==> 06-13 <==
## sur
module sur(
    input        CLK,
    input        rst,
    input        EN_sur,
    input        ECHO1,
    input        ECHO2,
    input        ECHO3,
    input        ECHO4,
    input        ECHO5,
    output       TRIG1,
    output       TRIG2,
    output       TRIG3,
    output       TRIG4,
    output       TRIG5,
    output       SG90,
    output [3:0] dig,
    output [6:0] seg,
    output [3:0] dis
);
==> flow/config.mk <==
export PLATFORM = sky130hd
export DESIGN_NAME = sur
export DESIGN_NICKNAME = sur
export VERILOG_FILES = /design/flow/design.v
export SDC_FILE = /design/flow/constraint.sdc
export NUM_CORES = 4
export LEC_CHECK = 0
export CAP_MARGIN = 35
export CELL_PAD_IN_SITES_DETAIL_PLACEMENT = 1
export CELL_PAD_IN_SITES_GLOBAL_PLACEMENT = 1
export CORE_ASPECT_RATIO = 1.2
export CORE_MARGIN = 3
export CORE_UTILIZATION = 31
export CTS_CLUSTER_DIAMETER = 279
export GPL_ROUTABILITY_DRIVEN = 0
export HOLD_SLACK_MARGIN = 0.14
export MAX_ROUTING_LAYER = met5
export SLEW_MARGIN = 20
export TNS_END_PERCENT = 30
==> flow/constraint.sdc <==
create_clock -name core_clock -period 18.5 [get_ports {CLK}]
set_input_delay 3.7000 -clock core_clock [delete_from_list [all_inputs] [get_ports {CLK}]]
set_output_delay 3.7000 -clock core_clock [all_outputs]
set_load 0.01 [all_outputs]
run.sh (not shown) runs the stock make flow with config.mk's settings and CLKGATE_MAP_FILE=.
==> 07-11: changes against 06-13 <==
==> flow/config.mk (replaced) <==
export PLATFORM = sky130hd
export DESIGN_NAME = sur
export DESIGN_NICKNAME = sur
export VERILOG_FILES = /design/flow/design.v
export SDC_FILE = /design/flow/constraint.sdc
export NUM_CORES = 4
export LEC_CHECK = 0
export ABC_AREA = 1
export CAP_MARGIN = 20
export CORE_MARGIN = 2
export CORE_UTILIZATION = 72
export PLACE_DENSITY_LB_ADDON = 0.01
export SLEW_MARGIN = 20
==> flow/constraint.sdc (replaced) <==
create_clock -name core_clock -period 15.9 [get_ports {CLK}]
set_input_delay 3.1800 -clock core_clock [delete_from_list [all_inputs] [get_ports {CLK}]]
set_output_delay 3.1800 -clock core_clock [all_outputs]
set_load 0.01 [all_outputs]
==> 10-09: changes against 06-13 <==
==> flow/config.mk (replaced) <==
export PLATFORM = sky130hd
export DESIGN_NAME = sur
export DESIGN_NICKNAME = sur
export VERILOG_FILES = /design/flow/design.v
export SDC_FILE = /design/flow/constraint.sdc
export NUM_CORES = 4
export LEC_CHECK = 0
export ABC_AREA = 1
export CAP_MARGIN = 20
export CORE_MARGIN = 2
export CORE_UTILIZATION = 72
export MAX_ROUTING_LAYER = met4
export PLACE_DENSITY_LB_ADDON = 0.01
export SETUP_SLACK_MARGIN = 3.92
export SLEW_MARGIN = 20
==> flow/constraint.sdc (replaced) <==
create_clock -name core_clock -period 15.9 [get_ports {CLK}]
set_input_delay 3.1800 -clock core_clock [delete_from_list [all_inputs] [get_ports {CLK}]]
set_output_delay 3.1800 -clock core_clock [all_outputs]
set_load 0.01 [all_outputs]
==> job_summary.md <==
## Implementation flow summary

| Metric | Value |
|---|---|
| Outcome | `aborted with a tool error` |
| Chip area in the Yosys report | `25200 µm²` |
| M2 GR Usage | `0.895` |
| Synth mux share | `0` |
| Fail Step | `global routing` |
| Cells after Synth | `3968` |
| DP Worst Slack | `0.769 ns` |
| XOR/XNOR Area Share | `0.0421` |
| Error | `[ERROR GRT-0232] Routing congestion too high. Check the congestion heatmap in the GUI.` |
the above is filed under 10-09

==> job_summary.md <==
### Metrics collected by this job

| Metric | Value |
|---|---|
| Outcome | `finished clean` |
| Max layer used | `met5` |
| M2 GR Usage | `0.718` |
| Area grow syn2layout | `6.36%` |
| XOR/XNOR Area Share | `0.0421` |
| Die area | `36500 µm²` |
| Synth mux share | `0` |
| Chip area in the Yosys report | `25200 µm²` |
| Num CTS Buffers | `27` |
| CTS HTree Levels | `1` |
| First-pass GRT wire length | `122000 µm` |
| Fin nets | `4261` |
| DP Worst Slack | `0.634 ns` |
| Number of port buffers | `26` |
the above is filed under 07-11

==> job_summary.md <==
### Metrics collected by this job

| Metric | Value |
|---|---|
| Slowest cell on the critical path | `o221ai_1` |
| Chip area in the Yosys report | `26400 µm²` |
| Cells after Synth | `3396` |
| First-pass GRT wire length | `135000 µm` |
| Synth mux share | `0.0231` |
| Clock Skew | `0.0277 ns` |
| Outcome | `finished clean` |
| XOR/XNOR Area Share | `0.101` |
| Worst EP required | `19.01 ns` |
| Async set-or-reset flop fraction in the synthesized netlist | `0` |
the above is filed under 06-13

